## SequentialNonrestoringDivider128Bit
module SequentialNonrestoringDivider128Bit(
    input [127:0] dividend_q,
    input [127:0] divisor_m,
    input clk,
	 input reset_n,
    output [127:0] quotient,
	 output [127:0] remainder,
	 output done
    );
	parameter [2:0] 	START = 3'b000,
							SHIFT = 3'b001,
							ACCUM = 3'b010,
							FIX_REMAINDER = 3'b011,
							DONE = 3'b100;
	reg [2:0] state;
	reg [7:0] count;
	reg [127:0] q_shift;
	reg [129:0] a_shift;
	reg add_sub_control;
	wire [129:0] add_sub_out;
	wire [7:0] count_plusone;
	EightBitAdder count_inc (
		.a(count),
		.b(8'b0),
		.carry_in(1'b1),
		.s(count_plusone),
		.carry_out()
		);
	wire add_sub_carry;
	AddSubCLA129Bits add_sub (
		.a(a_shift[128:0]), 
		.b({1'b0, divisor_m}), 
		.add_sub(add_sub_control), 
		.s(add_sub_out[128:0]), 
		.carry_out(add_sub_carry)
		);
	assign add_sub_out[129] = a_shift[129] ^ add_sub_carry;
	always @(posedge clk or negedge reset_n)
	begin
		if (!reset_n) 
			state <= START;
		else
		begin
			case (state)
				START: 			begin
									q_shift <= dividend_q;
									a_shift <= 130'h0;
									add_sub_control <= 1;
									count <= 8'h00;
									state <= SHIFT;
									end
				SHIFT: 			begin
  ...
Size: ~2300 cells after synthesis, roughly 270 flip-flops, roughly 520 I/O pins, about 0.021 mm^2 of cells after synthesis.
clock: 4.89 ns
lec_check: 0
cap_margin: 20
cell_pad_in_sites_detail_placement: 2
core_margin: 2
core_utilization: 40
cts_cluster_diameter: 37
min_routing_layer: met2
slew_margin: 20
run.sh (not shown) runs the stock make flow with config.mk's settings and CLKGATE_MAP_FILE=.
The baseline did not get past 4_1_cts on DPL-0033.
Edit:
Settings changed: CELL_PAD_IN_SITES_DETAIL_PLACEMENT 2 to default, CORE_UTILIZATION 40 to 59, CTS_CLUSTER_DIAMETER 37 to default, MIN_ROUTING_LAYER met2 to default.
Clock period 4.89 ns to 3.54 ns, I/O delays scaled along.
Outcome: Now the flow finished but failed the layout checks on negative setup slack; area after synthesis is unchanged; die area shrinks by 32%; synthesized cell count stays the same.
Edit:
Settings changed: CORE_UTILIZATION 59 to 66, HOLD_SLACK_MARGIN from default to -0.08.
Clock period 3.54 ns to 4.44 ns, I/O delays scaled along.
=> Now the flow never finished: it broke off in 5_1_grt, error GRT-0232. Die area falls by 10%. Synthesized cell count is unchanged. Area after synthesis is unchanged.
Edit:
Settings changed: ABC_AREA from default to 1, CORE_UTILIZATION 66 to 70, CTS_CLUSTER_DIAMETER from default to 206, CTS_CLUSTER_SIZE from default to 71, HOLD_SLACK_MARGIN -0.08 to default.
Clock period 4.44 ns to 2.84 ns, I/O delays scaled along.
Outcome: The changed run stopped in 4_1_cts; synthesized area came out higher by 1.0%; synthesized cell count increases by 4.3%; die area came out lower by 4.7%.
Edit:
Settings changed: ABC_AREA 1 to default, CORE_UTILIZATION 70 to 66, CTS_CLUSTER_DIAMETER 206 to default, CTS_CLUSTER_SIZE 71 to default, MAX_ROUTING_LAYER from default to met4.
Clock period 2.84 ns to 4.46 ns, I/O delays scaled along.
=>
- This time the run aborted during 5_1_grt
- synthesized area falls by 1.0%
- synthesized cell count falls by 4.1%
- die area rises by 4.9%


## job 3560
The RTL this note starts from:
==> flow/design.v <==
`timescale 1ns / 1ps
module BlockA(
	input a,
	input b,
	input c_in,
	output s,
	output g,
	output p
	);
assign s = a ^ b ^ c_in;
assign g = a & b;
assign p = a | b;
endmodule
module BlockB(
	input c_in,
	input G_ij,
	input G_jk,
	input P_ij,
	input P_jk,
	output c_pass,
	output c_out,
	output G_out,
	output P_out
	);
assign G_out = G_jk | (P_jk & G_ij);
assign P_out = P_jk & P_ij;
assign c_pass = c_in;
assign c_out = G_ij | (P_ij & c_in);
endmodule
`timescale 1ns / 1ps
module EightBitAdder(
    input [7:0] a,
    input [7:0] b,
	 input carry_in,
    output [7:0] s,
    output carry_out
    );
		wire c [0:14];
		wire g [0:14];
		wire p [0:14];
		assign c[14] = carry_in;
		assign carry_out = g[14]|(p[14]&carry_in);
		generate
		genvar i;
			for(i = 0; i<8; i = i+1)
			begin: Block_Generator
				BlockA A(
					.a(a[i]),
					.b(b[i]),
					.s(s[i]),
					.g(g[i]),
					.p(p[i]),
					.c_in(c[i])
					);
				if	(i < 7)
					BlockB B(
						.c_in(c[i+8]),
						.c_pass(c[2*i]),
						.c_out(c[2*i+1]),
						.G_ij(g[2*i]),
						.G_jk(g[2*i+1]),
						.G_out(g[i+8]),
						.P_ij(p[2*i]),
						.P_jk(p[2*i+1]),
						.P_out(p[i+8])
						);
			end
		endgenerate
endmodule
`timescale 1ns / 1ps
module AddSubCLA129Bits(
		input [128:0] a,
		input [128:0] b,
		input add_sub,
		output [128:0] s,
		output carry_out
		);
		wire c [0:254];
		wire g [0:254];
		wire p [0:254];
		wire b_add_sub [128:0];
		wire [1:0] g_con, p_con;
		wire c_con;
		assign carry_out = (g_con[1]|(p_con[1]&add_sub))^add_sub;
		generate
		genvar i;
			for(i = 0; i<129; i = i+1)
			begin: Block_Generator
				if (i < 128)
					BlockA A(
						.a(a[i]),
						.b(b_add_sub[i]),
						.s(s[i]),
						.g(g[i]),
						.p(p[i]),
						.c_in(c[i])
						);
				if	(i < 127)
					BlockB B(
						.c_in(c[i+128]),
						.c_pass(c[2*i]),
						.c_out(c[2*i+1]),
						.G_ij(g[2*i]),
						.G_jk(g[2*i+1]),
						.G_out(g[i+128]),
						.P_ij(p[2*i]),
						.P_jk(p[2*i+1]),
						.P_out(p[i+128])
						);
				assign b_add_sub[i] = b[i]^add_sub;
			end
		endgenerate
		BlockA LastBit_A(
			.a(a[128]),
			.b(b_add_sub[128]),
			.s(s[128]),
			.g(g_con[0]),
			.p(p_con[0]),
			.c_in(c_con)
			);
		BlockB B_08(
			.c_in(add_sub),
			.c_pass(c[254]),
			.c_out(c_con),
			.G_ij(g[254]),
			.G_jk(g_con[0]),
			.G_out(g_con[1]),
			.P_ij(p[254]),
			.P_jk(p_con[0]),
			.P_out(p_con[1])
			);
endmodule
`timescale 1ns / 1ps
module SequentialNonrestoringDivider128Bit(
    input [127:0] dividend_q,
    input [127:0] divisor_m,
    input clk,
	 input reset_n,
    output [127:0] quotient,
	 output [127:0] remainder,
	 output done
    );
	parameter [2:0] 	START = 3'b000,
							SHIFT = 3'b001,
							ACCUM = 3'b010,
							FIX_REMAINDER = 3'b011,
							DONE = 3'b100;
	reg [2:0] state;
	reg [7:0] count;
	reg [127:0] q_shift;
	reg [129:0] a_shift;
	reg add_sub_control;
	wire [129:0] add_sub_out;
	wire [7:0] count_plusone;
	EightBitAdder count_inc (
		.a(count),
		.b(8'b0),
		.carry_in(1'b1),
		.s(count_plusone),
		.carry_out()
		);
	wire add_sub_carry;
	AddSubCLA129Bits add_sub (
		.a(a_shift[128:0]), 
		.b({1'b0, divisor_m}), 
		.add_sub(add_sub_control), 
		.s(add_sub_out[128:0]), 
		.carry_out(add_sub_carry)
		);
	assign add_sub_out[129] = a_shift[129] ^ add_sub_carry;
	always @(posedge clk or negedge reset_n)
	begin
		if (!reset_n) 
			state <= START;
		else
		begin
			case (state)
				START: 			begin
									q_shift <= dividend_q;
									a_shift <= 130'h0;
									add_sub_control <= 1;
									count <= 8'h00;
									state <= SHIFT;
									end
				SHIFT: 			begin
									count <= count + 1;
									{a_shift, q_shift} <= {a_shift[128:0], q_shift, 1'b0};
									state <= ACCUM;
									end
				ACCUM:			begin
									a_shift <= add_sub_out[129:0];
									if (add_sub_out[129])
										begin
										add_sub_control <= 0;
										q_shift[0] <= 0;
										end
									else
										begin
										add_sub_control <= 1;
										q_shift[0] <= 1;
										end
									state <= (count == 8'b10000000)? FIX_REMAINDER : SHIFT;
									end
				FIX_REMAINDER:	begin
									if (a_shift[129])
										begin
										add_sub_control <= 0;
										a_shift <= add_sub_out[129:0];
										state <= FIX_REMAINDER;
										end
									else
										begin
										state <= DONE;
										end
									end
				DONE:				begin
									state <= DONE;
									end
			endcase
		end
	end
	assign done = state[2];
	assign quotient = q_shift;
	assign remainder = a_shift[127:0];
endmodule
export LEC_CHECK = 0
export CAP_MARGIN = 0
export CELL_PAD_IN_SITES_GLOBAL_PLACEMENT = 3
export CORE_ASPECT_RATIO = 1.5
export CORE_MARGIN = 4
export CORE_UTILIZATION = 22
export GPL_ROUTABILITY_DRIVEN = 0
export GPL_TIMING_DRIVEN = 0
export HOLD_SLACK_MARGIN = -0.05
export MIN_ROUTING_LAYER = met1
export PLACE_DENSITY_LB_ADDON = 0.01
export SETUP_SLACK_MARGIN = 0.11
export SLEW_MARGIN = 20
export TNS_END_PERCENT = 30
create_clock -name core_clock -period 4.71 [get_ports {clk}]
Finished, but not clean: job 3560, with negative setup slack.
Input changes introduced in job 4715 (baseline for comparison: job 3560):
Settings: SETUP_SLACK_MARGIN: 0.11 -> unset; HOLD_SLACK_MARGIN: -0.05 -> unset; GPL_ROUTABILITY_DRIVEN: 0 -> unset; CORE_UTILIZATION: 22 -> 40; MIN_ROUTING_LAYER: met1 -> unset; CORE_ASPECT_RATIO: 1.5 -> unset; TNS_END_PERCENT: 30 -> unset; CORE_MARGIN: 4 -> 2; CELL_PAD_IN_SITES_GLOBAL_PLACEMENT: 3 -> unset; GPL_TIMING_DRIVEN: 0 -> unset; CAP_MARGIN: 0 -> 20; PLACE_DENSITY_LB_ADDON: 0.01 -> unset; the clock period (ns, I/O delays scaled along): 4.71 -> 5.26.
[summary]
Across job 3560 and job 4715, a clean result was obtained everywhere but in job 3560. STATUS run=job 3560 STAGES=ALL_DONE FINAL_CHECKS=FAILED CAUSE=negative setup slack. Worst hold slack improves in job 4715 relative to job 3560. For the final net count, job 4715 came in 3.8% lower than job 3560 did. Job 4715 against job 3560: final area down 8.2%, measured slew at the worst slew-check pin decreased 0.035 ns. Diff job 3560 -> job 4715: layout overhead on the synthesized area fell 12 points, met2 layer wire length in the routed design decreased by 13 mm relative to the old numbers.
What job 2618 does differently from job 4715 at the input level:
Settings: CORE_UTILIZATION now 72, was 40; the clock period (ns, I/O delays scaled along) now 3.27, was 5.26.
Findings:
Job 2618 never completed; the flow aborted with a tool error in detailed placement.
Job 2618 vs. job 4715: area share of fa/ha/maj cells after synthesis neither gained nor lost much, number of cells in Yosys stat neither gained nor lost much, placeable core area lost 23000 um^2.
Setup changes, job 2618 to job 6491
Settings: setting MAX_ROUTING_LAYER to met4 for the first time; setting CTS_CLUSTER_SIZE to 33 for the first time; changing CORE_UTILIZATION from 72 to 70; changing the clock period (ns, I/O delays scaled along) from 3.27 to 4.46.
FAIL job 6491 @ clock tree synthesis: tool exited with error. detailed placement: job 2618 exited with error. Synthesized cell count: job 2618 vs job 6491 identical. Job 6491 vs. job 2618: simple-gate share of the synthesized area did not really move, yosys stat chip area now sits at about the same level. Job 6491 and job 2618 ended up with roughly the same post-synthesis xor/xnor area fraction. ~same net count entering floorplan in job 2618 and job 6491. On floorplan die width: between job 2618 and job 6491, it ends up higher for job 6491. Measured against each other, job 2618 and job 6491 differ in final weighted congestion of routability-driven global placement, the lower figure coming from job 6491. When job 6491 is set beside job 2618, its floorplan-stage core utilization turns out to be 1.1 points smaller. Comparing die size for job 2618 and job 6491, the bigger number came from job 6491. Summary: placeable core region, job 6491 worse than job 2618.


RTL: the design.v shown in full above, as it stands there.
export LEC_CHECK = 0
export CAP_MARGIN = 20
export CORE_MARGIN = 2
export CORE_UTILIZATION = 63
export CTS_CLUSTER_SIZE = 57
export SLEW_MARGIN = 20
create_clock -name core_clock -period 4.46 [get_ports {clk}]
The baseline finished but failed the layout checks on setup timing.
==> next run, changes <==
Settings changed: CORE_UTILIZATION 63 to 68, CTS_CLUSTER_SIZE 57 to 35.
Clock period 4.46 ns to 4.44 ns, I/O delays scaled along.
The new run ended with an error in clock tree synthesis.
Die area decreases by a little under a tenth.
Area after synthesis stays the same.
Synthesized cell count is unchanged.
==> next run, changes <==
Settings changed: CORE_UTILIZATION 68 to 63, CTS_CLUSTER_DIAMETER set to 32, SETUP_SLACK_MARGIN set to 1.18.
Clock period 4.44 ns to 3.96 ns, I/O delays scaled along.
The changed run aborted during global routing with GRT-0232.
Die area rises by 7.8%.
Synthesized cell count stays the same.
Area after synthesis does not change.
==> next run, changes <==
Settings changed: CORE_UTILIZATION 63 to 15, CTS_CLUSTER_DIAMETER 32 to not set, CTS_CLUSTER_SIZE 35 to not set, SETUP_SLACK_MARGIN 1.18 to not set.
Clock period 3.96 ns to 5.26 ns, I/O delays scaled along.
Result: With this change the flow finished with timing, DRC and antenna clean; die size increases to 4.1 times its value; synthesized cell count does not change; synthesized area is unchanged.


## run 1
RTL: the design.v shown in full above, as it stands there.
make LEC_CHECK=0 CAP_MARGIN=20 CORE_MARGIN=2 CORE_UTILIZATION=66 SLEW_MARGIN=20 finish   # period 4.29 ns
FAIL run 1 @ 5_1_grt: tool exited with error
Here is what was changed in the inputs of run 2 compared with run 1.
# run 1
export LEC_CHECK = 0
export CAP_MARGIN = 20
export CORE_MARGIN = 2
export CORE_UTILIZATION = 66
export SLEW_MARGIN = 20
create_clock -name core_clock -period 4.29 [get_ports {clk}]
# run 2
export LEC_CHECK = 0
export CAP_MARGIN = 20
export CORE_MARGIN = 2
export CORE_UTILIZATION = 66
export MAX_ROUTING_LAYER = met4
export SLEW_MARGIN = 20
create_clock -name core_clock -period 4.44 [get_ports {clk}]
[summary]
- Run 2 | ERROR | 5_1_grt
- Summary of run 2 over run 1: cell count after placement level, CTS buffer count moved up, number of top-level design ports level.
Here is what was changed in the inputs of run 3 compared with run 2.
# run 2
export LEC_CHECK = 0
export CAP_MARGIN = 20
export CORE_MARGIN = 2
export CORE_UTILIZATION = 66
export MAX_ROUTING_LAYER = met4
export SLEW_MARGIN = 20
create_clock -name core_clock -period 4.44 [get_ports {clk}]
# run 3
export LEC_CHECK = 0
export CAP_MARGIN = 20
export CELL_PAD_IN_SITES_DETAIL_PLACEMENT = 1
export CORE_MARGIN = 2
export CORE_UTILIZATION = 23
export MAX_ROUTING_LAYER = met4
export SLEW_MARGIN = 25
create_clock -name core_clock -period 5.5 [get_ports {clk}]
==> results <==
The flow ran to completion for all of run 3 and run 2 but run 2, which stopped partway. Run 2 did not finish; a tool error ended it in 5_1_grt. From run 2 to run 3 the numbers moved as follows: post-synth design cell area shows no meaningful change; cell row count now sits higher; pre-CTS worst setup slack has increased; die size went up; vertical die dimension increased by 120 um relative to the old numbers. On synthesized cell count, run 3 and run 2 are neck and neck.
#### Input delta (run 4 over run 3)
# run 3
export LEC_CHECK = 0
export CAP_MARGIN = 20
export CELL_PAD_IN_SITES_DETAIL_PLACEMENT = 1
export CORE_MARGIN = 2
export CORE_UTILIZATION = 23
export MAX_ROUTING_LAYER = met4
export SLEW_MARGIN = 25
create_clock -name core_clock -period 5.5 [get_ports {clk}]
# run 4
export LEC_CHECK = 0
export CAP_MARGIN = 20
export CORE_MARGIN = 2
export CORE_UTILIZATION = 66
export CTS_CLUSTER_SIZE = 57
export SLEW_MARGIN = 20
create_clock -name core_clock -period 3.91 [get_ports {clk}]
[summary]
- Across run 3 and run 4, a clean result was obtained everywhere but in run 4.
- Run 4 terminated abnormally: 5_1_grt reported GRT-0232.
- Summary of run 4 over run 3: number of placed cells counting well taps now smaller, placement-stage cell area comparable.
- Run 3 has lower effective utilization at floorplan than run 4.
- Run 4 and run 3 ended up with roughly the same synthesized area divided by synthesized cell count.
- Run 4 vs run 3 — area enclosed by the die boundary dropped by more than half
- Row count: run 4 and run 3 compared, lower one is run 4
- Maximum count of clock buffers along a single path across run 4 and run 3: no real change.
- Diff run 4..run 3 | area after synthesis | negligible
### run 4 -> run 5
# run 4
export LEC_CHECK = 0
export CAP_MARGIN = 20
export CORE_MARGIN = 2
export CORE_UTILIZATION = 66
export CTS_CLUSTER_SIZE = 57
export SLEW_MARGIN = 20
create_clock -name core_clock -period 3.91 [get_ports {clk}]
# run 5
export LEC_CHECK = 0
export ABC_AREA = 1
export CAP_MARGIN = 20
export CORE_MARGIN = 2
export CORE_UTILIZATION = 72
export CTS_CLUSTER_DIAMETER = 94
export CTS_CLUSTER_SIZE = 85
export SLEW_MARGIN = 20
create_clock -name core_clock -period 3.27 [get_ports {clk}]
Findings:
- FAIL for each of run 5 and run 4
- 5_1_grt: run 4 exited with error
- Run 5: it failed with a tool error in 5_1_grt, so there are no final results.
- Number of buffers added for setup after CTS sits lower in run 5 than in run 4.
- Looking at chip area in the Yosys report, run 5 sits 1.0% higher than run 4 does.
- Area fraction in full adders, half adders and majority gates (higher): run 4
- Run 5 vs. run 4: xor/xnor share of the synthesized area lost 0.20 points, pre-CTS worst setup slack lost 0.19 ns, number of buffers inserted during clock tree synthesis lost 18, post-detailed-placement half-perimeter wirelength picked up an extra about 12%.
- Higher y dimension of the die among run 5 and run 4: run 4
- Diff run 4 -> run 5: chip footprint lower; number of gates resized after cts now sits lower.
- Summary: with run 4 as the reference, average size of a mapped cell in run 5 moved down by a few percent.
